==> flow/design.v <==
`timescale 1ns / 1ps
module add_sub #(parameter WIDTH = 15)(
input signed [WIDTH:0] a,b,
input sel, 
output signed [WIDTH:0] out
);
wire [WIDTH+1:0] sum;
assign sum = sel?a-b:a+b;
assign out = {sum[WIDTH+1],sum[WIDTH-1:0]};
endmodule
`timescale 1ns / 1ps
module mux #(parameter WIDTH = 15)(
input [WIDTH:0] a,b,
input sel,
output [WIDTH:0]out
);
assign out = sel?b:a;
endmodule
`timescale 1ns / 1ps
module shifter#(parameter WIDTH = 15)(
input signed [WIDTH:0] a,
output signed [WIDTH:0] b,
input m , 
input [3:0] i
);
assign b = m? (a)>>>i :((i!=0)?(a)>>>(i-1):a);
endmodule
`timescale 1ns / 1ps
module rom#(parameter WIDTH = 15)(
input clk,
input sel ,
input [3:0] i,
output [WIDTH:0] rom_out
    );
 reg [WIDTH:0] rom_mem [0:19] ;
 initial begin
 rom_mem[0] =  16'b0000010000000000;
 rom_mem[1] =  16'b0000001000000000;
 rom_mem[2] =  16'b0000000100000000;
 rom_mem[3] =  16'b0000000010000000;
 rom_mem[4] =  16'b0000000001000000;
 rom_mem[5] =  16'b0000000000100000;
 rom_mem[6] =  16'b0000000000010000;
 rom_mem[7] =  16'b0000000000001000;
 rom_mem[8] =  16'b0000000000000100;
 rom_mem[9] =  16'b0000000000000010;
 rom_mem[10] =  16'b0000001000110010;
 rom_mem[11] =  16'b0000000100000110;
 rom_mem[12] =  16'b0000000010000001;
 rom_mem[13] =  16'b0000000001000000;
 rom_mem[14] =  16'b0000000000100000;
 rom_mem[15] =  16'b0000000000010000;
 rom_mem[16] =  16'b0000000000001000;
 rom_mem[17] =  16'b0000000000000100;
 rom_mem[18] =  16'b0000000000000010;
 rom_mem[19] =  16'b0000000000000001;
 end   
 assign rom_out = sel?rom_mem[i+9]:rom_mem[i-1];
endmodule
`timescale 1ns / 1ps
module recon_controlpath(
input clk,reset,
output reg selmx,selmy,selmz,
output reg [3:0]  i
);
reg start;
always @ (posedge clk) begin
    if(reset) begin 
        i <= 0;
        selmx <= 0;
        selmy <= 0;
        selmz <= 0; 
        start <= 1;
    end
    else if(start) begin
        if(i!=0) begin
        selmx <= 1;
        selmy <= 1;
        selmz <= 1; 
        end
        if(i != 10) begin
         i <= i+1;
        end
        else if (i==10) begin
            start <= 0;
            i <= 0;
            selmx <= 0;
            selmy <= 0;
            selmz <= 0; 
        end
    end
end
endmodule
`timescale 1ns / 1ps
module recon_datapath#(parameter WIDTH = 15)(
input clk,
input m,div,
input [WIDTH:0] Xo,Yo,Zo ,
input selmx,selmy,selmz,
output reg [WIDTH:0] Xout,Yout, Zout,
input [WIDTH:0] z_rom,
input [3:0] i
);
wire [WIDTH:0] x_mux, y_mux , z_mux;
wire [WIDTH:0] x_asout, y_asout , z_asout; 
wire [WIDTH:0] x_fout;
mux m_x(Xo , Xout , selmx , x_mux);
mux m_y(Yo , Yout , selmy , y_mux);
mux m_z(Zo , Zout , selmz , z_mux);
reg [WIDTH:0] Xi , Yi , Zi;
wire di = div?(~y_mux[15]):z_mux[15];
always @ (posedge clk) begin 
if(i!=0) begin
    Xout <= x_fout;
    Yout <= y_asout;
    Zout <= z_asout;
end
end
wire [WIDTH:0] x_sft, y_sft; 
shifter shftx(x_mux ,x_sft ,m, i);
shifter shfty(y_mux ,y_sft,m, i);
add_sub X_as(x_mux , y_sft ,di, x_asout);
add_sub Y_as(y_mux , x_sft ,di, y_asout);
add_sub Z_as(z_mux , z_rom ,~(di), z_asout);
mux m_xout(x_mux, x_asout , m , x_fout);
endmodule
`timescale 1ns / 1ps
module recon#(parameter WIDTH = 15)(
input clk,reset,m,div,
input [WIDTH:0] Xo, Yo ,Zo,
output [WIDTH:0] Xout , Yout , Zout,
output [3:0] i
);
wire selmx,selmy,selmz;
wire [WIDTH:0] rom_out ;
recon_datapath dt(clk,m,div,Xo,Yo,Zo,selmx, selmy,selmz,Xout, Yout, Zout ,rom_out, i);
recon_controlpath ct(clk,reset,selmx,selmy,selmz,i);
rom rm(clk,m,i,rom_out);
endmodule
`timescale 1ns / 1ps
module latch#(parameter WIDTH=15)(
input [WIDTH:0] Xout,Yout,Zout,
input [3:0] i,
input clk,reset,
output reg [WIDTH:0] X_H,Y_H,Z_H,
input af_en);
always@(posedge clk) begin
    if(reset) begin
        X_H<=16'b0;
        Y_H<=16'b0;
        Z_H<=16'b0;
    end
    else if(i==10&af_en)begin
        X_H<=16'b0000010011010100;
        Y_H<=16'b0;
        Z_H<=Yout;
    end
end
endmodule
`timescale 1ns / 1ps
module ResetLogic#(parameter WIDTH=15 )(
input ext_reset,
input clk,
output reg reset1,reset2,reset3,complete
);
reg [5:0] counter;
always@(posedge clk)begin
    if(ext_reset) begin
        reset1<=1;
        reset2<=1;
        reset3 <=1;
        complete <= 0;
        counter<=0;
    end
    else if(counter==0)begin
        counter<=counter+1;
        reset1<=0;
    end
    else if(counter==11) begin
        reset2<=0;
        counter <= counter + 1;
    end
    else if (counter == 22) begin 
        reset3 <= 0;
        counter <= counter + 1;
    end
    else if(counter ==33) begin
        complete <= 1;
    end
    else if(counter <34) begin 
        counter <= counter + 1;
    end
end
endmodule
`timescale 1ns / 1ps
module Neuron#(parameter WIDTH=15)(
input [WIDTH:0] Xo,Yo,Zo,
input clk,reset,
output [WIDTH:0] Sin_H,Cos_H,Z, 
output reset3,complete,
output [WIDTH:0] Yout,
input af_en
);
wire reset1,reset2;
wire zz;
assign Z=Yout;
wire[WIDTH:0] Xout,Zout;
wire [3:0] i1,i2;
wire [WIDTH:0] X_H,Y_H,Z_H;
reg [3:0] i1_d;
ResetLogic RL(reset,clk,reset1,reset2,reset3,complete);
recon linear(clk,reset1,1'b0,1'b0,Xo, Yo ,Zo,Xout , Yout , Zout, i1);
always @(posedge clk) i1_d <= i1;
latch l1(Xout,Yout,Zout, i1_d,clk,reset1,X_H,Y_H,Z_H,af_en);
recon hyperbolic(clk,reset2,1'b1,1'b0,X_H,Y_H,Z_H,Cos_H,Sin_H,zz,i2);
endmodule
`timescale 1ns / 1ps
module recon_top_level#(parameter WIDTH = 15)( 
input [WIDTH:0] Xo, Zo , Yo,
input clk,
input ext_reset,
input [1:0] sel,
output [WIDTH:0] mac_out,
output [WIDTH:0] f,
input af_en,
output complete
);
wire [WIDTH:0] z, coshz, sinhz;
wire reset3;
Neuron #(WIDTH)inneuron(Xo,Yo,Zo,clk,ext_reset, sinhz,coshz,z,reset3,complete,mac_out,af_en);
wire sign_z=z[WIDTH];
wire [WIDTH:0]relu ;
assign relu=sign_z?0:z;
wire [WIDTH:0] ez, ez_1;
add_sub #(WIDTH) adder1(coshz, sinhz, sel[0], ez);
add_sub #(WIDTH) adder2(ez, 16'b0000010000000000, sel[0], ez_1);
wire [WIDTH:0] w2,w3;
wire [WIDTH:0] divisor , dividend;
mux  #(WIDTH)m1(ez, coshz, sel[0], w2);
mux #(WIDTH) m2(ez_1, sinhz, sel[0], w3);
wire [WIDTH:0] div_out;
assign divisor =  {w3[15], (w3[14:0]>>2) };
assign dividend = {w2[15], (w2[14:0]>>2) };
wire [WIDTH:0] X_divout,Y_divout;
recon #(WIDTH) r_div(
 clk,reset3,1'b0,1'b1,
divisor, dividend ,16'b0,
 X_divout , Y_divout , div_out
);
assign f=sel[1]?(sel[0]?mac_out:relu):div_out;  
endmodule
==> flow/run.sh <==
#!/bin/bash
# the make line also repeats each setting of config.mk as NAME=value (left out here)
make -C /OpenROAD-flow-scripts/flow DESIGN_CONFIG=/design/flow/config.mk WORK_HOME=/design/flow/orfs CLKGATE_MAP_FILE= finish
==> flow/config.mk <==
export PLATFORM = sky130hd
export DESIGN_NAME = recon_top_level
export DESIGN_NICKNAME = recon_top_level
export VERILOG_FILES = /design/flow/design.v
export SDC_FILE = /design/flow/constraint.sdc
export NUM_CORES = 4
export LEC_CHECK = 0
export CAP_MARGIN = 20
export CORE_MARGIN = 2
export CORE_UTILIZATION = 58
export SLEW_MARGIN = 20
export TNS_END_PERCENT = 5
==> flow/constraint.sdc <==
create_clock -name core_clock -period 6.85 [get_ports {clk}]
set_input_delay 1.3700 -clock core_clock [delete_from_list [all_inputs] [get_ports {clk}]]
set_output_delay 1.3700 -clock core_clock [all_outputs]
set_load 0.01 [all_outputs]
==> notes.org, run 1 <==
#+TITLE: Synthesis and PnR summary

** Critical path
- Highest net fanout along the worst path :: 4
- Per the post-run analysis, buffers plus inverters along the critical path come to 4.
- Start point of the critical path :: inneuron.hyperbolic.dt.Yout[0]$_DFFE_PP_
- The capture point of the worst register-to-register path is recorded as r_div.dt.Yout[15]$_DFFE_PN_.
- STA classifies the critical path startpoint as a flop.
- On the critical path the data arrives at 7.88 ns.
- Most common cell on crit path :: a21oi_2
- Per STA, the highest per-stage delay on the worst path measures 0.58 ns.
- For this design, the slowest cell found on the critical path is or4_4.
- STA lists the startpoint of the worst register-to-register path as inneuron.hyperbolic.dt.Yout[0]$_DFFE_PP_.
- The critical path ends at r_div.dt.Yout[15]$_DFFE_PN_.
- Kind of cell adding the most delay to the critical path :: AND-OR/OR-AND gates
- The critical path in this run is classified as reg2reg.
- Critical path endpoint category :: flop
- For the worst flop-to-flop path, the logic depth is 37.
- Logic depth of the worst path, buffers included :: 37
- Required time reported for the critical path endpoint :: 7.07 ns
- Slack of the worst reg-to-reg path :: -0.80 ns

** Power
- Leakage power figure :: 9.83 nW
- Sw Pwr :: about 1.7 mW
- The worst VDD IR drop from the latest analysis is 0.000240 V.
- Power attributed to sequential cells :: 1.65 mW
- Design Power :: 4.75 mW
- Switching share of total power :: roughly 37%
- Looking at the group totals, the largest power group turns out to be combinational cells.
- The clock network accounts for 22.0% of the total power.
- Per the summary, power density relative to cell area is approximately 200 nW/um^2.
- The flow reports that sequential cells draw 34.8% of the design power.
- In this run, the combinational gates consume 43.2% of the power.
- Power dissipated in the clock network :: approximately 1.1 mW
- Power attributed to combinational cells is just over 2 mW.
- Internal power summed over all cells :: 3.00 mW

** Yosys
- Sequential cell area fraction in the yosys report :: around 27%
- Commonest flop :: edfxtp_1
- For reference, the mux area share after synthesis is a little over a tenth.
- The main area contributors are edfxtp_1, ha_1, xnor2_1, dfxtp_1, nand2_1.
- Main logic family after synthesis :: AND-OR/OR-AND gates
- Synth Cell Area :: 20200 sq um
- Total of flip-flops plus latches after synthesis :: 199
- Number of distinct library cell variants in the gate-level netlist after synthesis :: between 90 and 100
- Leading area contributor after synthesis :: edfxtp_1
- The warning tally printed by Yosys for this design is 7.
- Xor/xnor cell area share of the yosys netlist :: about 8.5%
- Ys async rst share :: 0%
- Average cell area after synthesis :: approximately 8.3 sq um
- Per the Yosys statistics, synthesis produced 2447 cells.
- Area figure in the yosys stat output :: 20200 sq um
- For reference, full adder, half adder and majority cells occupy between 10% and 20% of the area reported after synthesis.
- Synthesized-area fraction occupied by ao, oa, aoi and oai cells :: 21.1%
- Portion of synthesized cell area occupied by the leading cell type :: 21.4%
- Commonest cells in the synthesized netlist :: nand2_1, nor2_1, a21oi_1
- Synthesized Nets :: 2664
- Library cell with the highest instance count after synthesis :: nand2_1
- Counting flops with a built-in enable in the synthesized netlist gives 144.
- For reference, simple AND, OR, NAND and NOR cells occupy 17.7% of the area reported after synthesis.
- In the synthesized netlist, the number of instances is 2447.

** Die
- 86 I/O pins were placed.
- The floorplan step defined a die boundary enclosing between 30000 and 40000 sq um.
- In this run the horizontal extent of the chip is 191 microns.
- The die is 191 microns tall.
- The floorplan step records an initial core utilization of 58.7%.
- After floorplanning, the core was sized to cover between 30000 and 40000 sq um.
- Floorplan row count :: a little under 70

** Clock tree
- Per the CTS log, the maximum H-tree level is 4.
- Hold repair after CTS inserted 0 buffers.
- Largest buffer count on any clock path :: 2
- For the worst-skew pair, the clock arrives at the later sink with an insertion delay of 0.47 ns.
- Clock tree synthesis found a total of 199 sinks.
- Inserted Clock Buffers :: 17
- The tree is rooted in a clkbuf_16.
- TritonCTS built the clock tree.
- The timing report gives the clock slew at the launch and capture registers of the worst setup and hold paths as 0.08 ns.

** Hold path
- Startpoint of the lowest-slack hold path :: inneuron.l1.Z_H[0]$_SDFFE_PP0P_
- Cell count of the worst hold path :: 2
- Worst min-delay path class :: reg2reg
- Looking at the hold checks, the worst path lands on inneuron.l1.Z_H[0]$_SDFFE_PP0P_.

** Run
- The run reported a max-capacitance violation count of 0.
- Total number of warnings across the stage logs :: 49

** Global routing
- Grt ovf :: 0
- First-pass GRT wire length :: 96700 microns
- Number of antenna violations at the first check in global routing :: 0
- Pin count of the biggest net entering global routing :: 49
- Global routing used around a third of the available tracks.
- The via count of the first global-routing pass is between 15000 and 20000.

** Final layout
- After the last flow step, the layout net total stands at 2936.
- Compared with the post-synthesis result, the final layout area differs by 19.5%.

** Final timing
- The transition time recorded at the tightest slew-check pin is a little under 1 ns.
- After layout, the minimum clock period comes to roughly 7.7 ns.
- Unrepaired setup endpoints after global routing :: yes
- Across all hold checks on the routed design, the worst slack comes to 0.462 ns.
- Worst clock skew on the final layout :: 0.0106 ns
- The worst path uses 112% of the clock period.
- For reference, the final report shows the hold violation count at 0.
- The final max-slew violation count recorded for this run is 0.
- Normalized max-slew margin :: 31.9%
- The last timing report of the flow puts the setup violation total at 7.
- Minimum setup slack in the final design :: -0.804 ns
- For this run, the top clock speed supported by timing is 131 MHz.

** Place
- During placement, the flow inserted port buffers numbering 85.
- Routability Congestion :: 0.995
- DPL Wire Length :: 48100 microns

** Detailed routing
- Iteration-0 DRC Markers :: 1665
- Drt drc :: 0
- According to the report, the first pass of detailed routing completed in 6 iterations.
- Final antenna-violating net count :: 0
- Vias per std cell :: 6.10
- In the final routed layout, each cell accounts on average for 19.3 microns.
- Routed wire length :: between 60000 and 70000 microns
- Per the detail_route report, the via count comes to 19400.
- For this run, the script counts the antenna cells in the layout as 0.

** Outcome
- The report lists the violated layout checks as negative setup slack.
- Outcome :: failed layout checks
[layout make-up]
type | instances | area, sq um
Clock inverter | 15 | 179
Timing Repair Buffer | 369 | 2980
Multi-Input combinational cell | 1989 | 14000
Fill cell | 2783 | 10300
Inverter | 143 | 537
Sequential cell | 199 | 5430
Tap cell | 455 | 569
Clock buffer | 17 | 425
[what timing repair did]
item                                   4_1_cts  5_1_grt
gates resized                               23       26
pin swaps                                   11       11
endpoints found under the hold margin        0        0
setup buffers                                7        0
setup endpoints to repair                   15       16
[metrics by stage]
stage	cells	TNS, ns	area [sq um]	worst slack (ns)	util, %
finish	3187	-2.16	24200	-0.804	70.1
global route	3187	-6.39	24200	-1.18	70.1
CTS	3187	-2.60	24100	-0.766	69.9
detailed placement	3148	-9.01	23400	-1.31	67.8
global placement	3148	-6.65	23400	-1.09	67.8
floorplan	2447	-5.77	20300	-1.21	-
[per-layer routing]
layer	wire length [microns]	GRT usage, %	vias to the layer above
met4	2160	13.1	0
met5	0	0	-
met2	28900	56.1	804
met3	4200	4.71	130
met1	26100	43.9	9175
li1	-	-	9319
==> inputs of run 2 (changes only) <==
- CAP_MARGIN: 20 -> 5
- CORE_UTILIZATION: 58 -> 64
- CTS_CLUSTER_DIAMETER: unset -> 120
- GPL_ROUTABILITY_DRIVEN: unset -> 0
- GPL_TIMING_DRIVEN: unset -> 0
- HOLD_SLACK_MARGIN: unset -> -0.1
- MAX_ROUTING_LAYER: unset -> met4
- MIN_ROUTING_LAYER: unset -> met2
- PLACE_DENSITY: unset -> 0.75
- TNS_END_PERCENT: 5 -> unset
- clock period: 6.85 -> 13.6 ns (I/O delays scaled with it)
==> run 2 against run 1 <==
  * The run now fails in global routing (5_1_grt)
  * Synthesized area is the same
  * Die area is 9.2% lower
  * Synthesized cell count stayed put
==> notes.org, run 2 <==
#+TITLE: Implementation results

** Yosys
- The fraction of the mapped netlist area in simple logic gates is 17.7% (unchanged).
- Of all cell types, the one taking the most synthesized area is edfxtp_1.
- Xor/xnor cell area share of the yosys netlist :: 8.51% (unchanged)
- The portion of netlist area occupied by mux cells was 10.6% (unchanged).
- By area the synthesized netlist is led by edfxtp_1, ha_1, xnor2_1, dfxtp_1, nand2_1.
- The post-synthesis cell count was 2447 (unchanged).
- Synth Cell Area :: 20200 sq um (unchanged)
- The tally of yosys warning messages is 7 (unchanged).
- Library cell with the highest instance count after synthesis :: nand2_1
- Synthesized Nets :: 2664 (unchanged)
- Sequential cell area fraction in the yosys report :: 26.8% (unchanged)
- Count of flip-flops with a built-in enable after synthesis :: 144 (unchanged)
- Yosys reports that the most numerous cell types are nand2_1, nor2_1, a21oi_1.
- The number of distinct standard cells referenced by the synthesized netlist came to 99 (unchanged).
- Portion of synthesized cell area occupied by the leading cell type :: 21.4% (unchanged)
- Commonest flop :: edfxtp_1
- Area fraction in full adders, half adders and majority gates :: 10.4% (unchanged)
- The mean area per synthesized cell is 8.27 sq um (unchanged).
- Area figure in the yosys stat output :: 20200 sq um (unchanged)
- Total of flip-flops plus latches after synthesis :: 199 (unchanged)
- Of the combinational cells, the family taking the most area is AND-OR/OR-AND gates.
- Ys async rst share :: 0% (unchanged)
- Yosys cell count :: 2447 (unchanged)
- Synthesized-area fraction occupied by ao, oa, aoi and oai cells :: 21.1% (unchanged)

** Clock tree
- Clock tree synthesis selected as its root buffer the cell clkbuf_16.
- Clock sink count :: 199 (unchanged)
- Largest buffer count on any clock path :: 2 (unchanged)
- Inserted Clock Buffers :: 17 (unchanged)
- Number of levels in the clock H-tree :: 4 (unchanged)
- The number of setup buffers added after CTS came to 0 (-7).
- Count of cells resized by post-cts repair :: 0 (-100%)
- The number of hold buffers added after cts came to 0 (unchanged).

** Outcome
- It got as far as global routing (5_1_grt) and failed there.
- Outcome :: stopped before the end
- Tool error :: [ERROR GRT-0116] Global routing finished with congestion. Check the congestion regions in the DRC Viewer.

** Die
- The total die size is 33000 sq um (-9.2%).
- The number of top-level pins is 86 (unchanged).
- Die span in x :: 182 microns (-4.7%)
- Die height :: 182 microns (-4.7%)
- The starting utilization of the core area came to 64.6% (+5.9 points).
- Floorplan row count :: 65 (-4.4%)
- The placeable core region was 31300 sq um (-9.1%).

** Global routing
- Global routing finished with a remaining overflow of 34.
- Summed over all routing layers, the global router reports a total usage of about two thirds.

** Place
- Cell count after placement :: 2935 (-6.8%)
- The quantity of I/O buffers inserted on ports came to 84 (-1.2%).
- The total half-perimeter wirelength after legalization and detailed placement was 46900 microns (-2.5%).
- Area of placed instances :: 21600 sq um (-7.4%)
[run 2: metal layers]
metal	GRT overflow	global-route usage, %
met3	33	74.4
met2	0	73.9
met4	1	30.6
met1	-	-
met5	-	-
[run 2: through the flow]
stage	worst slack (ns)	hold WS, ns
3_5_place_dp	0.633	0.344
4_1_cts	1.08	0.361
3_3_place_gp	0.875	0.336
2_1_floorplan	3.10	0.329
==> inputs of run 3 (changes only) <==
- CAP_MARGIN: 5 -> 20
- CORE_UTILIZATION: 64 -> 10
- CTS_CLUSTER_DIAMETER: 120 -> unset
- GPL_ROUTABILITY_DRIVEN: 0 -> unset
- GPL_TIMING_DRIVEN: 0 -> unset
- HOLD_SLACK_MARGIN: -0.1 -> unset
- MAX_ROUTING_LAYER: met4 -> unset
- MIN_ROUTING_LAYER: met2 -> unset
- PLACE_DENSITY: 0.75 -> unset
- clock period: 13.6 -> 12.2 ns (I/O delays scaled with it)
==> run 3 against run 2 <==
  * Now clean on timing, DRC and antenna
  * Die area increased to 6.2 times the previous value
  * Synthesized cell count is the same
  * Synthesized area unchanged
==> notes.org, run 3 <==
#+TITLE: Synthesis and PnR summary

** Outcome
- The run finished with no timing, DRC or antenna violations.

** Hold path
- Startpoint of the lowest-slack hold path :: inneuron.l1.Z_H[8]$_SDFFE_PP0P_
- Cell count of the worst hold path :: 2
- The most critical min-delay path falls under reg2reg.
- Sink of the worst hold path :: inneuron.l1.Z_H[8]$_SDFFE_PP0P_

** Power
- Combinational cells consume a total of 1.05 mW.
- Share of total power in sequential cells :: a little over a third
- The internal portion of the total power is between 1.5 and 2 mW.
- The switching component of the power was reported as around 1.0 mW.
- Ratio of total power to cell area :: between 100 and 150 nW/um^2
- The share of total power dissipated in combinational logic is roughly 40%.
- The largest share of the power goes to combinational cells.
- Power attributed to sequential cells :: 0.921 mW
- The worst-case IR drop observed on VDD is 0.0000859 V.
- Power dissipated in the clock network :: just over 0.6 mW
- Leakage power figure :: 8.59 nW
- Per report_power, the clock group accounts for 24.1% of the total.
- Switching share of total power :: 38.6%

** Place
- The quantity of I/O buffers inserted on ports was 85 (+1.2%).
- Worst slack after detailed placement :: 1.34 ns (+0.711 ns)
- Area of placed instances :: 24200 sq um (+12%)
- Per the gpl log, the routability congestion estimate is 0.894.
- The cell count after placement was 5120 (+74%).
- The total half-perimeter wirelength after legalization and detailed placement came to 55000 microns (+17%).

** Global routing
- The first global-routing pass estimated 104000 microns of wire.
- Global-route usage over all layers :: between 6 and 7%
- met3 track demand over resource after global routing is less than 1%.
- Most utilized layer in the global route result :: met2
- For this run the aggregate overflow at the end of global routing stands at 0.
- The via count of the first global-routing pass came to 17100.
- Entering global routing, the biggest net connects 57 pins.
- The global routing report lists met1 layer usage as 7.87%.
- The initial antenna violation count came to 10.
- Met2 GRT Util :: 11.7%

** Die
- The total die size is 206000 sq um (+520%).
- The starting utilization of the core area was 10.0% (-55 points).
- Floorplan row count :: 165 (+150%)
- Num ports :: 86 (unchanged)
- Die span in x :: 454 microns (+150%)
- The placeable core region was 202000 sq um (+540%).
- Die height :: 454 microns (+150%)

** Detailed routing
- For this run, the detailed router's first-pass iteration total came to 8.
- Final antenna-violating net count :: 0
- Per the detail_route report, DRC violations left total 0.
- Per the detail_route report, vias per standard cell equal 3.50.
- Routed wire length :: between 60000 and 70000 microns
- Via count :: approximately 18000
- The script logs the mean routed wire length per placed instance as 13.4 microns.
- Iteration-0 DRC Markers :: 1361

** Final timing
- Final-report max-slew violation count :: 0
- Minimum setup slack in the final design :: 1.76 ns
- The worst path uses a little under nine tenths of the clock period.
- Normalized max-slew margin :: 17.8%
- Worst clock skew on the final layout :: around 0.027 ns
- Actual slew at the worst max-slew pin :: approximately 1.2 ns
- Setup repair after global routing left no endpoint under its margin.
- The most critical hold endpoint after final layout shows a slack of ~0.46 ns.
- In the final report, the number of endpoints failing setup comes to 0.
- Fmax :: 95.8 MHz
- After routing, the total negative slack on setup checks comes to 0 ns.
- Final hold violation count :: 0
- Period minus WS final :: 10.44 ns

** Yosys
- Area fraction in full adders, half adders and majority gates :: 10.4% (unchanged)
- nand2_1 is the most common cell in the netlist.
- Top area cell types :: edfxtp_1, ha_1, xnor2_1, dfxtp_1, nand2_1
- Synth Cell Area :: 20200 sq um (unchanged)
- Gate count after technology mapping :: 2447 (unchanged)
- Looking at the cell usage after synthesis, the top flip-flop cell is edfxtp_1.
- The area reported by Yosys stat was 20200 sq um (unchanged).
- Xor/xnor cell area share of the yosys netlist :: 8.51% (unchanged)
- Count of flip-flops with a built-in enable after synthesis :: 144 (unchanged)
- Total of flip-flops plus latches after synthesis :: 199 (unchanged)
- Multiplexer share of the synthesized area :: 10.6% (unchanged)
- Number of distinct library cell variants in the gate-level netlist after synthesis :: 99 (unchanged)
- Commonest cells in the synthesized netlist :: nand2_1, nor2_1, a21oi_1
- The AND-OR/OR-AND share of the synthesized area is 21.1% (unchanged).
- The fraction of the mapped netlist area in simple logic gates was 17.7% (unchanged).
- The area share of the largest cell type after synthesis was 21.4% (unchanged).
- Average cell area after synthesis :: 8.27 sq um (unchanged)
- Leading area contributor after synthesis :: edfxtp_1
- The tally of yosys warning messages came to 7 (unchanged).
- Ys async rst share :: 0% (unchanged)
- The synthesis run identifies the leading combinational cell family as AND-OR/OR-AND gates.
- The net count entering floorplan was 2664 (unchanged).
- The register share after synthesis is 26.8% (unchanged).
- The number of cells in the yosys synthesis report is 2447 (unchanged).

** Final layout
- In the final design database the tool counted 2684 nets.
- Final instance area :: around 25000 sq um
- Count of non-filler cells in the finished layout :: 5154
- Number of fillers in the final layout :: 23000
- Relative to the synthesized area, the layout overhead comes to 22.9%.

** Clock tree
- Number of levels in the clock H-tree :: 4 (unchanged)
- CTS clk-pin slew, worst paths :: 0.09 ns
- The number of clock sinks was 199 (unchanged).
- TritonCTS built the clock tree.
- Clock Latency Late Sink :: between 0.5 and 0.6 ns
- Count of cells resized by post-cts repair :: 0 (unchanged)
- The largest buffer count on any clock path was 2 (unchanged).
- Inserted Clock Buffers :: 17 (unchanged)
- The number of hold buffers added after cts came to 0 (unchanged).
- Clock tree synthesis selected as its root buffer the cell clkbuf_16.
- The number of setup buffers added after CTS came to 0 (unchanged).

** Critical path
- Counting cells, the worst reg-to-reg path comes to 40.
- Max fanout on the critical path was recorded as 27.
- The worst register-to-register path ends at r_div.dt.Yout[15]$_DFFE_PN_.
- Logic depth of the worst path, buffers included :: 39
- Counting both buffers and inverters, the worst setup path holds a total of 3.
- CP Launch Type :: primary input
- Per STA, the startpoint of the critical path is sel[0].
- Cell with the largest stage delay on the worst path :: fa_1
- Last element of the critical path :: r_div.dt.Yout[15]$_DFFE_PN_
- The worst setup path is captured at a flop.
- The data arrival time reported for the critical path is between 10 and 15 ns.
- The timing report gives the biggest stage delay along the critical path as just over 0.5 ns.
- Most common cell on crit path :: a21oi_1
- Required time reported for the critical path endpoint :: between 10 and 15 ns
- Slack of the worst reg-to-reg path :: 2.52 ns
- FF-to-FF Start :: inneuron.hyperbolic.dt.Yout[2]$_DFFE_PP_
- The worst setup path is of the in2reg kind.
- In this design, the largest share of critical-path delay is due to AND-OR/OR-AND gates.

** Run
- Total number of warnings across the stage logs :: 44
- The number of maximum-capacitance violations recorded for the run is 0.
## run 3: area by class of cell
| cell class | count | area [sq um] | area share [%] |
|---|---|---|---|
| clock buffers | 18 | 439 | 1.77 |
| inverters | 143 | 538 | 2.16 |
| repair buffers | 117 | 1090 | 4.37 |
| flip-flops and latches | 199 | 5430 | 21.8 |
| well taps | 2672 | 3340 | 13.4 |
| multi-input cells | 1989 | 13800 | 55.6 |
| diodes | 2 | 5.00 | 0.0201 |
| clock inverters | 14 | 188 | 0.755 |
## run 3: stage by stage
step | power, mW | utilization, %
6_report | 2.60 | 12.3
5_1_grt | 2.75 | 12.3
4_1_cts | 2.62 | 12.3
3_5_place_dp | 1.99 | 12.0
3_3_place_gp | 1.96 | 12.0
2_1_floorplan | 1.62 | -
## run 3: per-layer routing
metal,part of all wire (%),up-vias
met4,2.9,0
met1,43,8630
li1,-,8824
met3,4.1,82
met2,50,495
met5,0,-
==> inputs of run 4 (changes only) <==
- ABC_AREA: unset -> 1
- CELL_PAD_IN_SITES_DETAIL_PLACEMENT: unset -> 0
- CELL_PAD_IN_SITES_GLOBAL_PLACEMENT: unset -> 1
- CORE_ASPECT_RATIO: unset -> 0.85
- CORE_UTILIZATION: 10 -> 40
- CTS_CLUSTER_DIAMETER: unset -> 198
- GPL_ROUTABILITY_DRIVEN: unset -> 0
- GPL_TIMING_DRIVEN: unset -> 1
- MIN_ROUTING_LAYER: unset -> met2
- SETUP_SLACK_MARGIN: unset -> 1.39
- SLEW_MARGIN: 20 -> 40
- clock period: 12.2 -> 9.25 ns (I/O delays scaled with it)
==> run 4 against run 3 <==
  * Largest cell class unchanged
  * Synthesized cell count grew 15%
  * First-iteration DRC count grew to 3.1 times the previous value
  * Cell count shrank 32%
  * Critical endpoint unchanged
  * Critical path type unchanged
  * Largest power group unchanged
  * Non-clock buffer count shrank 2
==> notes.org, run 4 <==
#+TITLE: Synthesis and PnR summary

** Power
- Power dissipated in the clock network :: 0.784 mW (+26%)
- Leakage power figure :: 10.3 nW (+20%)
- Maximum resistive drop on vdd :: 0.000162 V (+89%)
- Power attributed to sequential cells :: 1.25 mW (+36%)
- Power drawn by the combinational cells :: 1.40 mW (+33%)
- The power per standard cell area was 157 nW/um^2 (+51%).
- The combinational group share of total power is 40.7% (+0.2 points).
- The net switching power was 1.42 mW (+42%).
- In the power breakdown, the biggest contributor is combinational cells.
- The switching share of power was 41.3% (+2.7 points).
- Internal power summed over all cells :: 2.01 mW (+26%)
- The part of the total power dissipated in the clock network came to 22.9% (-1.2 points).
- The portion of total power attributed to sequential cells was 36.5% (+1.0 points).

** Final layout
- Number of fillers in the final layout :: 4986 (-78%)
- The share of the core filled with cells came to 45.4% (+33 points).
- Footprint of the multi-input gates :: 12500 sq um (-9.6%)
- The final net count was 3079 (+15%).
- Area delta synth->final :: 12.0%
- Storage cell area :: 5430 sq um (about the same)

** Detailed routing
- Routed wire length per instance :: 17.6 microns (+32%)
- The number of iterations in the first detailed-routing pass was 15 (+7).
- The total via count after detailed routing came to 25900 (+44%).
- Iteration-0 DRC Markers :: 4247 (+210%)
- Vias per std cell :: 7.35 (+110%)
- The remaining design rule violation count is 0 (unchanged).
- The final wirelength came to 62100 microns (-9.8%).
- Final antenna-violating net count :: 0 (unchanged)

** Yosys
- The number of distinct standard cells referenced by the synthesized netlist came to 61 (-38%).
- The share of synthesized registers carrying an async set or reset is 0% (unchanged).
- Commonest flop :: edfxtp_1
- Synthesized-area fraction occupied by ao, oa, aoi and oai cells :: 15.1% (-6.0 points)
- The mean area per synthesized cell is 6.91 sq um (-16%).
- Sequential cell area fraction in the yosys report :: 27.9% (+1.0 points)
- The total of flip-flops plus latches after synthesis is 199 (unchanged).
- The area reported by Yosys stat was 19500 sq um (-3.7%).
- Synthesized Nets :: 3036 (+14%)
- AND/OR/NAND/NOR Cells, Area Fraction :: 27.4% (+9.7 points)
- The share of synthesized cell area in full adder, half adder and majority cells came to 10.8% (+0.40 points).
- Synth warnings :: 7 (unchanged)
- The synthesized design spends more area on one cell type than any other, namely edfxtp_1.
- Yosys cell count :: 2819 (+15%)
- For reference, the top cells by count after synthesis are nand2_1, inv_1, nor2_1.
- Main logic family after synthesis :: simple AND/OR/NAND/NOR gates
- Synth Cell Area :: 19500 sq um (-3.7%)
- Library cell with the highest instance count after synthesis :: nand2_1
- Multiplexer share of the synthesized area :: 0.411% (-10 points)
- The area fraction in xor and xnor cells was 9.09% (+0.57 points).
- The area share of the largest cell type after synthesis came to 22.2% (+0.83 points).
- Count of flip-flops with a built-in enable after synthesis :: 144 (unchanged)
- Top area cell types :: edfxtp_1, nand2_1, ha_1, inv_1, xor2_1
- Gate count after technology mapping :: 2819 (+15%)

** Clock tree
- The tree is rooted in a clkbuf_16.
- The clock transition at the registers of the reported paths came to 0.09 ns (about the same).
- Largest buffer count on any clock path :: 2 (unchanged)
- Clock Latency Late Sink :: 0.51 ns (about the same)
- TritonCTS built the clock tree.
- Inserted Clock Buffers :: 17 (unchanged)
- Clock sink count :: 199 (unchanged)
- Number of levels in the clock H-tree :: 4 (unchanged)

** Critical path
- The cell depth of the worst setup path came to 45 (+15%).
- Cell with the largest stage delay on the worst path :: ha_1
- The worst stage delay on the critical path is 0.31 ns (-0.20 ns).
- The internal reg-to-reg setup slack came to 2.07 ns (-0.45 ns).
- STA lists the endpoint of the worst register-to-register path as r_div.dt.Yout[15]$_DFFE_PN_.
- The endpoint required time on the critical path is 9.52 ns (-2.94 ns).
- Critical path endpoint category :: flop
- STA classifies the critical path startpoint as a primary input.
- Grouping stages by cell kind, the critical path spends the most delay in simple AND/OR/NAND/NOR gates.
- Buf+Inv Stages, Crit Path :: 4 (+1)
- The worst register-to-register path begins at inneuron.hyperbolic.dt.Yout[1]$_DFFE_PP_.
- Most common cell on crit path :: nand2_1
- Depth of the most critical reg-to-reg path :: 47 (+18%)
- The arrival time of data at the critical path endpoint was 7.65 ns (-3.05 ns).
- Start point of the critical path :: sel[0]
- Highest net fanout along the worst path :: 9 (-67%)
- Last element of the critical path :: r_div.dt.Yout[15]$_DFFE_PN_
- By startpoint and endpoint, the worst setup path is classified as in2reg.

** Place
- The quantity of I/O buffers inserted on ports is 85 (unchanged).
- Worst slack after detailed placement :: 0.213 ns (-1.13 ns)
- The total half-perimeter wirelength after legalization and detailed placement is 46400 microns (-16%).

** Final timing
- Final-report max-slew violation count :: 0 (unchanged)
- Actual slew at the worst max-slew pin :: 0.846 ns (-0.382 ns)
- Unrepaired setup endpoints after global routing :: yes
- Fmax :: 135 MHz
- Normalized max-slew margin :: 43.6% (+26 points)
- The final clock skew is 0.0177 ns (-0.00890 ns).
- The sum of negative setup slack was 0 ns (unchanged).
- Counting I/O delays and the setup requirement, the final critical path takes 7.38 ns.
- The final-report hold violation count is 0 (unchanged).
- Fin crit share :: 79.8% (-5.8 points)
- Minimum setup slack in the final design :: 1.87 ns (+0.109 ns)
- The total of endpoints with negative setup slack in the final report came to 0 (unchanged).

** Die
- The height of the die is 207 microns (-54%).
- Num ports :: 86 (unchanged)
- The placeable core region came to 48100 sq um (-76%).
- The die boundary width was 243 microns (-46%).
- Total die size :: 50500 sq um (-75%)
- The standard-cell row count came to 74 (-55%).
- The starting utilization of the core area is 40.5% (+30 points).

** Global routing
- The pin count of the biggest net entering global routing was 67 (+18%).
- The first-pass GRT wire length came to 96300 microns (-7.2%).
- Grt ovf :: 0 (unchanged)
- The via count of the first global-routing pass was 27300 (+60%).
- Number of antenna violations at the first check in global routing :: 0 (-10)
- The all-layer global routing usage is 36.6% (+30 points).

** Run
- Total number of warnings across the stage logs :: 47 (+6.8%)
- Count of maximum capacitance violations :: 0 (unchanged)

** Hold path
- Sink of the worst hold path :: r_div.ct.i[1]$_SDFFE_PP0P_
- Cell count of the worst hold path :: 1 (-1)
- Startpoint of the lowest-slack hold path :: inneuron.RL.reset3$_SDFFE_PP1P_
- The most critical min-delay path falls under reg2reg.

** Outcome
- Outcome :: complete, no violations
run 4: routing by layer:
| metal | vias to the layer above | share of wire [%] | track usage [%] |
|---|---|---|---|
| met2 | 6727 | 46 | 37.3 |
| met3 | 543 | 47 | 56.7 |
| li1 | 9288 | - | - |
| met1 | 9305 | 0 | - |
| met5 | - | 1.3 | 17.3 |
| met4 | 26 | 5.7 | 6.33 |
run 4: timing repair:
item,in CTS,in global routing
resized,8,45
hold endpoints to repair,0,0
setup endpoints to repair,4,7
setup buffers,0,7
gates cloned,2,1
hold buffers,0,0
pin swaps,0,13
run 4: cell type report:
class | count | area share [%]
clock inverter | 13 | 0.626
clock buffer | 18 | 1.97
timing repair buffer | 115 | 4.99
multi-input combinational | 2154 | 57.3
inverter | 375 | 6.47
tap | 646 | 3.71
sequential | 199 | 24.9
antenna | 1 | 0.0115
run 4: metrics by stage:
stage | std cells | hold slack (ns) | instance area (sq um) | power (mW)
global route | 3520 | 0.480 | 21800 | 3.66
global placement | 3478 | 0.438 | 20900 | 2.56
finish | 3521 | 0.442 | 21800 | 3.43
CTS | 3511 | 0.445 | 21500 | 3.35
floorplan | 2819 | 0.400 | 19500 | 2.12
detailed placement | 3478 | 0.432 | 20900 | 2.57
==> inputs of run 5 (changes only) <==
- CELL_PAD_IN_SITES_DETAIL_PLACEMENT: 0 -> unset
- CELL_PAD_IN_SITES_GLOBAL_PLACEMENT: 1 -> unset
- CORE_ASPECT_RATIO: 0.85 -> unset
- CORE_UTILIZATION: 40 -> 68
- CTS_CLUSTER_DIAMETER: 198 -> 234
- GPL_ROUTABILITY_DRIVEN: 0 -> unset
- GPL_TIMING_DRIVEN: 1 -> unset
- MIN_ROUTING_LAYER: met2 -> unset
- SETUP_SLACK_MARGIN: 1.39 -> unset
- SLEW_MARGIN: 40 -> 20
- TNS_END_PERCENT: unset -> 85
- clock period: 9.25 -> 5.81 ns (I/O delays scaled with it)
==> run 5 against run 4 <==
  * Final area up 15%
  * First-iteration DRC count fell by 12%
  * Via count decreased by 9.6%
  * Register-to-register slack lost 3.5 ns
  * Utilization up 44 points
  * Now fails the layout checks on negative setup slack
  * Clock power increased by 68%
  * Worst hold slack gained 0.026 ns
  * Global-route usage increased by 6.8 points
  * Sequential share of layout area down 3.2 points
==> notes.org, run 5 <==
#+TITLE: Synthesis and PnR summary

** Outcome
- Outcome :: failed layout checks
- The layout checks failed on negative setup slack.

** Place
- Worst slack after detailed placement :: -1.70 ns (-1.91 ns)
- RePlAce ended its routability-driven mode at a weighted congestion of 0.998.
- The total half-perimeter wirelength after legalization and detailed placement is 46600 microns (+0.38%).
- The quantity of I/O buffers inserted on ports came to 85 (unchanged).

** Yosys
- Area fraction in full adders, half adders and majority gates :: 10.8% (unchanged)
- The number of cells in the yosys synthesis report was 2819 (unchanged).
- The mean area per synthesized cell was 6.91 sq um (unchanged).
- By area the synthesized netlist is led by edfxtp_1, nand2_1, ha_1, inv_1, xor2_1.
- The portion of netlist area occupied by mux cells is 0.411% (unchanged).
- The number of distinct standard cells referenced by the synthesized netlist is 61 (unchanged).
- AND/OR/NAND/NOR Cells, Area Fraction :: 27.4% (unchanged)
- Per the synth stats, the flop cell with the highest instance count is edfxtp_1.
- The post-synthesis cell count came to 2819 (unchanged).
- The tally of yosys warning messages was 7 (unchanged).
- The most common cell in the synthesized netlist is nand2_1.
- The area share of the largest cell type after synthesis is 22.2% (unchanged).
- Xor/xnor cell area share of the yosys netlist :: 9.09% (unchanged)
- Total of flip-flops plus latches after synthesis :: 199 (unchanged)
- The area reported by Yosys stat was 19500 sq um (unchanged).
- The share of synthesized registers carrying an async set or reset was 0% (unchanged).
- The post-synth design cell area came to 19500 sq um (unchanged).
- The largest total area in the synthesized netlist belongs to edfxtp_1.
- Of the combinational cells, the family taking the most area is simple AND/OR/NAND/NOR gates.
- The AND-OR/OR-AND share of the synthesized area was 15.1% (unchanged).
- The register share after synthesis is 27.9% (unchanged).
- Synthesized Nets :: 3036 (unchanged)
- The number of synthesized flops with an enable pin came to 144 (unchanged).
- Commonest cells in the synthesized netlist :: nand2_1, inv_1, nor2_1

** Final timing
- After layout, the minimum clock period comes to 7.23 ns.
- Minimum setup slack in the final design :: -1.42 ns (-3.29 ns)
- Timing would allow up to 138 MHz.
- The sum of negative setup slack is -14.84 ns (-14.84 ns).
- Setup repair after global routing could not meet its margin everywhere.
- The total of endpoints with negative setup slack in the final report was 19 (+19).
- Actual slew at the worst max-slew pin :: 1.23 ns (+0.388 ns)
- Worst clock skew on the final layout :: 0.0350 ns (+0.0173 ns)
- Final-report max-slew violation count :: 0 (unchanged)
- Normalized max-slew margin :: 17.5% (-26 points)
- The final-report hold violation count is 0 (unchanged).
- Fin crit share :: 124% (+45 points)

** Critical path
- Highest net fanout along the worst path :: 3 (-6)
- The setup path with the least slack is of type reg2reg.
- Required time reported for the critical path endpoint :: 6.05 ns (-3.47 ns)
- The worst setup path is launched from a flop.
- The total buffers and inverters traversed by the critical path came to 9 (+5).
- STA lists the startpoint of the worst register-to-register path as inneuron.hyperbolic.dt.Yout[1]$_DFFE_PP_.
- Start point of the critical path :: inneuron.hyperbolic.dt.Yout[1]$_DFFE_PP_
- Largest stage delay on the critical path :: 0.46 ns (+0.15 ns)
- Most common cell on crit path :: nand2_2
- The timing report shows that the slowest cell on the worst path is edfxtp_1.
- The internal reg-to-reg setup slack is -1.42 ns (-3.49 ns).
- Last element of the critical path :: r_div.dt.Yout[15]$_DFFE_PN_
- Depth of the most critical reg-to-reg path :: 48 (+2.1%)
- The worst setup path is captured at a flop.
- Data arrival time of the critical path :: 7.48 ns (-0.17 ns)
- The cell depth of the worst setup path came to 48 (+6.7%).
- Reg2Reg Capture Point :: r_div.dt.Yout[15]$_DFFE_PN_
- Broken down by cell family, the worst path's largest delay share belongs to simple AND/OR/NAND/NOR gates.

** Power
- The power in combinational cells was 2.90 mW (+110%).
- Proportion of power drawn by combinational gates :: 46.9% (+6.2 points)
- The maximum vdd drop is 0.000322 V (+98%).
- Power share of the clock group :: 21.3% (-1.6 points)
- Internal power summed over all cells :: 3.69 mW (+83%)
- The net switching power came to 2.50 mW (+76%).
- Share of total power in sequential cells :: 31.8% (-4.7 points)
- The sequential logic power was 1.97 mW (+58%).
- The switching share of power is 40.4% (-0.98 points).
- The static leakage power was 12.1 nW (+17%).
- The power per standard cell area is 247 nW/um^2 (+57%).
- Of all power groups, the one with the highest power is combinational cells.
- The clock network power consumption was 1.32 mW (+68%).

** Global routing
- The pin count of the biggest net entering global routing was 62 (-7.5%).
- Vias in the first global route :: 21300 (-22%)
- The first-pass GRT wire length came to 105000 microns (+9.2%).
- Global-route usage over all layers :: 43.4% (+6.8 points)
- Number of antenna violations at the first check in global routing :: 9 (+9)
- The overall overflow remaining after global route was 0 (unchanged).

** Hold path
- The number of cells on the worst hold path is 1 (unchanged).
- Per the hold report, the tightest min-delay path originates at inneuron.RL.reset2$_SDFFE_PP1P_.
- Looking at the hold checks, the worst path lands on inneuron.hyperbolic.ct.i[0]$_SDFFE_PP0P_.
- Worst min-delay path class :: reg2reg

** Final layout
- The filler cell count in the final layout came to 1317 (-74%).
- The final net count is 3400 (+10%).
- Between the synthesized netlist and the finished layout, the area growth was recorded as 28.4%.

** Detailed routing
- Routed wire length :: 78400 microns (+26%)
- Vias per std cell :: 6.54 (-11%)
- The detailed-route wire length per cell came to 21.9 microns (+24%).
- The number of iterations in the first detailed-routing pass is 13 (-2).
- The total via count after detailed routing was 23400 (-9.6%).
- The remaining number of nets flagged by the antenna check after routing came to 0 (unchanged).
- Iteration-0 DRC Markers :: 3755 (-12%)
- The remaining design rule violation count is 0 (unchanged).

** Clock tree
- CTS clk-pin slew, worst paths :: 0.10 ns (about the same)
- Buffer cell driving the clock tree root :: clkbuf_16
- The insertion delay at the late pin of the worst-skew pair was 0.51 ns (about the same).
- Number of levels in the clock H-tree :: 4 (unchanged)
- The largest buffer count on any clock path came to 2 (unchanged).
- TritonCTS built the clock tree.
- The number of clock sinks was 199 (unchanged).
- Inserted Clock Buffers :: 17 (unchanged)

** Die
- Floorplan row count :: 61 (-18%)
- The height of the die was 173 microns (-16%).
- Total die size :: 30000 sq um (-41%)
- The die boundary width was 173 microns (-29%).
- Num ports :: 86 (unchanged)
- The starting utilization of the core area is 69.5% (+29 points).
- Core area :: 28000 sq um (-42%)

** Run
- The max capacitance violation total is 0 (unchanged).
- The number of warnings in the stage logs is 49 (+4.3%).
[run 5: area by class of cell]
cell class                 instances  area [sq um]  share of cell area, %
multi-input combinational       2152         13400                   53.7
sequential                       199          5430                   21.7
timing repair buffer             438          3620                   14.5
inverter                         375          1430                   5.71
tap                              378           473                   1.89
clock buffer                      20           468                   1.87
clock inverter                    12           150                  0.601
antenna                            4          10.0                 0.0400
[run 5: metrics by stage]
step	total power [mW]	area, sq um	hold WS (ns)	cells	utilization, %
global route	6.41	25000	0.474	3574	89.2
global placement	4.31	22700	0.429	3467	80.9
detailed placement	4.43	22700	0.450	3467	80.9
floorplan	3.40	19700	0.400	2819	-
finish	6.19	25000	0.469	3578	89.2
CTS	5.79	24100	0.461	3546	86.2
[run 5: timing repair]
action	4_1_cts	5_1_grt
hold buffers	0	0
pin swaps	77	81
endpoints found under the setup margin	18	23
resized	107	162
buffers inserted	46	36
hold endpoints to repair	0	0
cloned	2	0
[run 5: layer usage]
metal	global-route usage (%)	share of wire, %
met4	27.2	9.7
met3	8.03	14
met5	0	0.14
met2	72.6	43
met1	51.7	33
==> inputs of run 6 (changes only) <==
- ABC_AREA: 1 -> unset
- CORE_UTILIZATION: 68 -> 50
- CTS_CLUSTER_DIAMETER: 234 -> unset
- SETUP_SLACK_MARGIN: unset -> -0.49
- TNS_END_PERCENT: 85 -> unset
- clock period: 5.81 -> 6.39 ns (I/O delays scaled with it)
==> run 6 against run 5 <==
  * Still fails the layout checks on negative setup slack
  * Clock-buffer cell count is 3 lower
  * Non-clock buffer count is 55 higher
  * Clock skew is 0.014 ns lower
  * First-iteration DRC count is 58% lower
  * Worst setup slack better by 0.16 ns
  * Synthesized cell count is 13% lower
  * Largest cell class unchanged
  * Largest power group unchanged
==> notes.org, run 6 <==
#+TITLE: Synthesis and PnR summary

** Final timing
- Final hold violation count :: 0 (unchanged)
- Period minus WS final :: 7.65 ns (+0.416 ns)
- The final worst setup slack came to -1.26 ns (+0.164 ns).
- Setup violation total in the final timing report :: 15 (-4)
- Actual slew at the worst max-slew pin :: 0.985 ns (-0.249 ns)
- Setup repair after global routing could not meet its margin everywhere.
- The worst slew slack as a fraction of its limit came to 34.0% (+17 points).
- Final-report max-slew violation count :: 0 (unchanged)
- The sum of negative setup slack was -7.72 ns (+7.12 ns).
- The achievable frequency is 131 MHz (-5.4%).
- Worst clock skew on the final layout :: 0.0213 ns (-0.0137 ns)
- The final worst-path cycle share came to 120% (-4.8 points).

** Place
- Routability Congestion :: 0.944 (-5.5%)
- The total half-perimeter wirelength after legalization and detailed placement was 50400 microns (+8.1%).
- The quantity of I/O buffers inserted on ports came to 85 (unchanged).
- Area of placed instances :: 24200 sq um (+6.7%)

** Detailed routing
- The final wirelength is 64600 microns (-18%).
- Iteration-0 DRC Markers :: 1588 (-58%)
- The number of iterations in the first detailed-routing pass is 6 (-7).
- Drt drc :: 0 (unchanged)
- Antenna Cells :: 0 (-4)
- Vias per std cell :: 5.77 (-12%)
- Final antenna-violating net count :: 0 (unchanged)
- Via count :: 19500 (-17%)
- The detailed-route wire length per cell is 19.1 microns (-13%).

** Yosys
- The register share after synthesis came to 26.8% (-1.0 points).
- Synth Cell Area :: 20200 sq um (+3.9%)
- For reference, the top cells by area after synthesis are edfxtp_1, ha_1, xnor2_1, dfxtp_1, nand2_1.
- Ys async rst share :: 0% (unchanged)
- AND/OR/NAND/NOR Cells, Area Fraction :: 17.7% (-9.7 points)
- Gate count after technology mapping :: 2447 (-13%)
- The area share of the largest cell type after synthesis is 21.4% (-0.83 points).
- Library cell with the highest instance count after synthesis :: nand2_1
- Commonest flop :: edfxtp_1
- Multiplexer share of the synthesized area :: 10.6% (+10 points)
- Synth warnings :: 7 (unchanged)
- Area fraction in full adders, half adders and majority gates :: 10.4% (-0.40 points)
- The AND-OR/OR-AND share of the synthesized area is 21.1% (+6.0 points).
- Number of distinct library cell variants in the gate-level netlist after synthesis :: 99 (+62%)
- Commonest cells in the synthesized netlist :: nand2_1, nor2_1, a21oi_1
- Xor/xnor cell area share of the yosys netlist :: 8.51% (-0.57 points)
- The mean area per synthesized cell came to 8.27 sq um (+20%).
- Yosys shows that the main logic family after synthesis is AND-OR/OR-AND gates.
- Yosys cell count :: 2447 (-13%)
- Leading area contributor after synthesis :: edfxtp_1
- Synthesized Nets :: 2664 (-12%)
- The number of synthesized flops with an enable pin was 144 (unchanged).
- The area reported by Yosys stat came to 20200 sq um (+3.9%).
- Total of flip-flops plus latches after synthesis :: 199 (unchanged)

** Hold path
- The startpoint identified for the worst hold timing path is inneuron.RL.reset1$_SDFFE_PP1N_.
- Worst min-delay path class :: reg2reg
- The number of cells on the worst hold path is 1 (unchanged).
- Sink of the worst hold path :: inneuron.RL.reset1$_SDFFE_PP1N_

** Power
- The net switching power is 1.93 mW (-23%).
- Ratio of total power to cell area :: 207 nW/um^2 (-16%)
- Power attributed to sequential cells :: 1.77 mW (-10%)
- Switching share of total power :: 36.6% (-3.8 points)
- The total power of the final layout was 5.28 mW (-15%).
- Internal power summed over all cells :: 3.35 mW (-9.3%)
- Power dissipated in the clock network :: 1.16 mW (-10%)
- Leading power group :: combinational cells
- The part of the total power dissipated in the clock network came to 21.9% (+0.6 points).
- The combinational group share of total power came to 44.5% (-2.4 points).
- The static leakage power was 10.5 nW (-13%).
- The portion of total power attributed to sequential cells is 33.6% (+1.8 points).
- The maximum vdd drop was 0.000258 V (-20%).
- Power drawn by the combinational cells :: 2.35 mW (-19%)

** Global routing
- Vias in the first global route :: 19100 (-10%)
- The initial antenna violation count is 0 (-9).
- The overall overflow remaining after global route came to 0 (unchanged).
- Pin count of the biggest net entering global routing :: 34 (-45%)
- The first-pass GRT wire length is 101000 microns (-3.5%).
- Global-route usage over all layers :: 30.8% (-13 points)

** Run
- The number of warnings in the stage logs came to 47 (-4.1%).
- Count of maximum capacitance violations :: 0 (unchanged)

** Final layout
- Layout net count :: 3060 (-10%)
- The total non-filler cell area in the finished layout came to 25400 sq um (+1.8%).
- The flow measured a signed area growth from synthesis to layout of 25.8%.

** Critical path
- Reg2Reg Capture Point :: r_div.dt.Yout[15]$_DFFE_PN_
- Slack of the worst reg-to-reg path :: -1.26 ns (+0.16 ns)
- Depth of the most critical reg-to-reg path :: 42 (-13%)
- Data arrival time of the critical path :: 7.90 ns (+0.42 ns)
- The maximum fanout encountered on the critical timing path is 5 (+2).
- FF-to-FF Start :: inneuron.hyperbolic.dt.Yout[0]$_DFFE_PP_
- For this design, the slowest cell found on the critical path is or4_1.
- Required time reported for the critical path endpoint :: 6.64 ns (+0.59 ns)
- Most common cell on crit path :: a21oi_2
- Class of the most critical setup path :: reg2reg
- The total buffers and inverters traversed by the critical path came to 3 (-6).
- The worst stage delay on the critical path is 0.42 ns (-0.04 ns).
- In this run the worst setup path terminates at r_div.dt.Yout[15]$_DFFE_PN_.
- The critical path starts at inneuron.hyperbolic.dt.Yout[0]$_DFFE_PP_.
- Per STA, the worst path accumulates the most delay in the family AND-OR/OR-AND gates.
- The worst setup path is captured at a flop.
- STA classifies the critical path startpoint as a flop.
- Logic depth of the worst path, buffers included :: 42 (-13%)

** Die
- Total die size :: 42100 sq um (+40%)
- Core area :: 39800 sq um (+42%)
- Die span in x :: 205 microns (+18%)
- Num ports :: 86 (unchanged)
- Floorplan row count :: 73 (+20%)
- The starting utilization of the core area was 50.8% (-19 points).
- Die height :: 205 microns (+18%)

** Clock tree
- Clock sink count :: 199 (unchanged)
- CTS clk-pin slew, worst paths :: 0.09 ns (about the same)
- Largest buffer count on any clock path :: 2 (unchanged)
- The number of clock buffers inserted by TritonCTS is 17 (unchanged).
- The insertion delay at the late pin of the worst-skew pair is 0.51 ns (about the same).
- Cts-stage hold buffer count :: 0 (unchanged)
- The H-tree depth is 4 (unchanged).
- Buffer cell driving the clock tree root :: clkbuf_16
- TritonCTS built the clock tree.

** Outcome
- The run did not pass the layout checks because of negative setup slack.
- Outcome :: failed layout checks
run 6: final cells by class:
| cell class | count | area (sq um) |
|---|---|---|
| fill | 3497 | 14400 |
| multi-input combinational | 1989 | 14200 |
| sequential | 199 | 5430 |
| timing repair buffer | 493 | 3970 |
| tap | 525 | 657 |
| inverter | 143 | 541 |
| clock buffer | 17 | 425 |
| clock inverter | 15 | 191 |
run 6: metrics by stage:
stage	setup WS (ns)	util (%)	hold WS, ns	std cells
2_1_floorplan	-1.56	-	0.329	2447
3_3_place_gp	-1.59	60.7	0.443	3311
3_5_place_dp	-1.66	60.7	0.442	3311
4_1_cts	-1.27	63.2	0.463	3371
5_1_grt	-1.72	63.9	0.489	3381
6_report	-1.26	63.9	0.459	3381
run 6: what timing repair did:
item | in CTS | in global routing
setup endpoints to repair | 12 | 17
pin swaps | 44 | 39
resized | 46 | 49
setup buffers | 29 | 14
hold endpoints to repair | 0 | 0
run 6: metal layers:
layer	vias to the layer above	part of all wire, %	global-route usage (%)
met5	-	0	0
met4	0	1.9	8.20
met3	71	4.7	3.74
met2	496	48	52.4
met1	9373	45	41.3
li1	9580	-	-
==> inputs of run 7 (changes only) <==
- ABC_AREA: unset -> 1
- CAP_MARGIN: 20 -> 35
- CELL_PAD_IN_SITES_DETAIL_PLACEMENT: unset -> 1
- CORE_UTILIZATION: 50 -> 42
- CTS_CLUSTER_DIAMETER: unset -> 311
- CTS_CLUSTER_SIZE: unset -> 98
- PLACE_DENSITY: unset -> 0.41
- SETUP_SLACK_MARGIN: -0.49 -> unset
- clock period: 6.39 -> 8.5 ns (I/O delays scaled with it)
==> run 7 against run 6 <==
  * Now clean on timing, DRC and antenna
  * Power down 31%
  * Worst setup slack gained 2.1 ns
  * Largest power group unchanged
  * Sequential cell count is the same
  * Critical path depth is 2 higher
==> notes.org, run 7 <==
#+TITLE: Synthesis and PnR summary

** Outcome
- The run finished with no timing, DRC or antenna violations.

** Detailed routing
- Via count :: 18800 (-3.7%)
- Routed wire length :: 65000 microns (+0.73%)
- The starting DRC count in detailed routing is 1088 (-31%).
- The number of iterations in the first detailed-routing pass came to 5 (-1).
- The remaining design rule violation count was 0 (unchanged).
- Final antenna-violating net count :: 0 (unchanged)
- Antenna Cells :: 0 (unchanged)
- The mean number of vias per cell was 5.39 (-6.6%).
- Routed wire length per instance :: 18.7 microns (-2.2%)

** Final timing
- Setup violation total in the final timing report :: 0 (-15)
- After layout, the minimum clock period comes to 7.68 ns.
- Setup repair after global routing left no endpoint under its margin.
- The final worst-path cycle share came to 90.3% (-29 points).
- Actual slew at the worst max-slew pin :: 0.840 ns (-0.145 ns)
- Final hold violation count :: 0 (unchanged)
- Minimum setup slack in the final design :: 0.823 ns (+2.08 ns)
- The worst slew slack as a fraction of its limit came to 43.9% (+9.9 points).
- Fmax :: 130 MHz
- The final clock skew was 0.0190 ns (-0.00229 ns).
- Final-report max-slew violation count :: 0 (unchanged)

** Hold path
- Startpoint of the lowest-slack hold path :: inneuron.RL.complete$_SDFFE_PP0P_
- Sink of the worst hold path :: inneuron.RL.complete$_SDFFE_PP0P_
- Worst min-delay path class :: reg2reg
- The number of cells on the worst hold path was 2 (+1).

** Yosys
- The post-synth design cell area was 19500 sq um (-3.7%).
- The area fraction in xor and xnor cells was 9.09% (+0.57 points).
- The area reported by Yosys stat came to 19500 sq um (-3.7%).
- Looking at area per cell type in the netlist, the leader is edfxtp_1.
- The net count entering floorplan came to 3036 (+14%).
- The number of cells in the yosys synthesis report was 2819 (+15%).
- In the synthesized netlist, the dominant kind of combinational cell is simple AND/OR/NAND/NOR gates.
- Ys async rst share :: 0% (unchanged)
- Top area cell types :: edfxtp_1, nand2_1, ha_1, inv_1, xor2_1
- The total of flip-flops plus latches after synthesis came to 199 (unchanged).
- Synth warnings :: 7 (unchanged)
- Gate count after technology mapping :: 2819 (+15%)
- The fraction of the mapped netlist area in simple logic gates is 27.4% (+9.7 points).
- Library cell with the highest instance count after synthesis :: nand2_1
- The register share after synthesis was 27.9% (+1.0 points).
- The AND-OR/OR-AND share of the synthesized area was 15.1% (-6.0 points).
- Area fraction in full adders, half adders and majority gates :: 10.8% (+0.40 points)
- Multiplexer share of the synthesized area :: 0.411% (-10 points)
- The synthesis run shows the most used standard cells to be nand2_1, inv_1, nor2_1.
- Average cell area after synthesis :: 6.91 sq um (-16%)
- The number of distinct standard cells referenced by the synthesized netlist came to 61 (-38%).
- Count of flip-flops with a built-in enable after synthesis :: 144 (unchanged)
- The area share of the largest cell type after synthesis came to 22.2% (+0.83 points).
- Among all flip-flop cells after synthesis, the most frequent one is edfxtp_1.

** Power
- The switching share of power is 40.1% (+3.5 points).
- Design Power :: 3.64 mW (-31%)
- The clock network power consumption came to 0.822 mW (-29%).
- Power share of the clock group :: 22.6% (+0.7 points)
- Ratio of total power to cell area :: 168 nW/um^2 (-19%)
- The combinational group share of total power was 40.0% (-4.5 points).
- The power in combinational cells is 1.46 mW (-38%).
- Sw Pwr :: 1.46 mW (-25%)
- The sequential logic power is 1.36 mW (-23%).
- Leading power group :: combinational cells
- The portion of total power attributed to sequential cells came to 37.4% (+3.8 points).
- Maximum resistive drop on vdd :: 0.000201 V (-22%)
- The cell internal power dissipation came to 2.18 mW (-35%).
- Leakage power figure :: 10.3 nW (-1.7%)

** Die
- Total die size :: 48100 sq um (+14%)
- The starting utilization of the core area came to 42.7% (-8.1 points).
- Core area :: 45600 sq um (+14%)
- Die height :: 219 microns (+6.9%)
- Floorplan row count :: 78 (+6.8%)
- Die span in x :: 219 microns (+6.9%)
- Num ports :: 86 (unchanged)

** Place
- Routability Congestion :: 0.890 (-5.7%)
- Worst slack after detailed placement :: -0.307 ns (+1.35 ns)
- The quantity of I/O buffers inserted on ports came to 85 (unchanged).
- The post-detailed-placement cell area was 21000 sq um (-13%).
- DPL Wire Length :: 51600 microns (+2.5%)

** Critical path
- The capture point of the critical path was reported as r_div.dt.Yout[15]$_DFFE_PN_.
- Depth of the most critical reg-to-reg path :: 45 (+7.1%)
- Buf+Inv Stages, Crit Path :: 5 (+2)
- Critical path endpoint category :: flop
- Logic depth of the worst path, buffers included :: 44 (+4.8%)
- Start point of the critical path :: sel[0]
- The worst setup path is launched from a primary input.
- The internal reg-to-reg setup slack is 0.94 ns (+2.20 ns).
- Most common cell on crit path :: nand2_1
- For reference, the most critical setup path is categorized as in2reg.
- Data arrival time of the critical path :: 7.92 ns (+0.02 ns)
- On the critical path, the stage with the largest delay is an instance of fa_1.
- STA lists the startpoint of the worst register-to-register path as inneuron.hyperbolic.dt.Yout[2]$_DFFE_PP_.
- Largest stage delay on the critical path :: 0.49 ns (+0.07 ns)
- Reg2Reg Capture Point :: r_div.dt.Yout[15]$_DFFE_PN_
- The endpoint required time on the critical path was 8.74 ns (+2.10 ns).
- The maximum fanout encountered on the critical timing path came to 7 (+2).
- Broken down by cell family, the worst path's largest delay share belongs to simple AND/OR/NAND/NOR gates.

** Clock tree
- Clock tree synthesis selected as its root buffer the cell clkbuf_16.
- The H-tree depth is 4 (unchanged).
- The number of clock sinks is 199 (unchanged).
- The number of hold buffers added after cts was 0 (unchanged).
- Clock Latency Late Sink :: 0.50 ns (about the same)
- The largest buffer count on any clock path came to 2 (unchanged).
- CTS clk-pin slew, worst paths :: 0.08 ns (about the same)
- CTS tree :: yes
- Inserted Clock Buffers :: 17 (unchanged)

** Final layout
- The filler cell count in the final layout was 5859 (+68%).
- Utilization after layout :: 47.4% (-17 points)
- The total non-filler cell area in the finished layout was 21600 sq um (-15%).
- Layout net count :: 3088 (+0.92%)
- Area delta synth->final :: 10.9%

** Global routing
- Pin count of the biggest net entering global routing :: 56 (+65%)
- The overall overflow remaining after global route is 0 (unchanged).
- The first-pass GRT wire length came to 104000 microns (+2.3%).
- The all-layer global routing usage came to 27.6% (-3.2 points).
- The initial antenna violation count is 0 (unchanged).
- The via count of the first global-routing pass was 19500 (+2.1%).

** Run
- The max capacitance violation total is 0 (unchanged).
- Total number of warnings across the stage logs :: 46 (-2.1%)
[run 7: final cells by class]
type / count / area (sq um) / area share, %
Multi-Input combinational cell: 2153 / 12300 / 56.9
Sequential cell: 199 / 5430 / 25.1
Inverter: 375 / 1410 / 6.54
Timing Repair Buffer: 125 / 1170 / 5.42
Tap cell: 600 / 751 / 3.48
Clock buffer: 19 / 433 / 2.00
Clock inverter: 13 / 115 / 0.533
[run 7: per-stage QoR]
stage	hold slack [ns]	TNS, ns	cells
after floorplan	0.400	0	2819
after global placement	0.441	-0.0920	3446
after detailed placement	0.466	-0.379	3447
after CTS	0.484	0	3479
after global routing	0.498	0	3484
final	0.491	0	3484
[run 7: repair_timing]
action                                 CTS  global route
gates resized                            0             7
endpoints found under the hold margin    0             0
buffers inserted                         0             2
setup endpoints to repair                0             4
[run 7: per-layer routing]
| metal | share of wire [%] | global-route usage, % |
|---|---|---|
| met3 | 3.2 | 3.06 |
| met5 | 0 | 0 |
| met2 | 48 | 47.5 |
| met1 | 47 | 36.0 |
| met4 | 2.5 | 8.65 |
Power figures rest on the tool's default switching activity, not on a simulated workload.
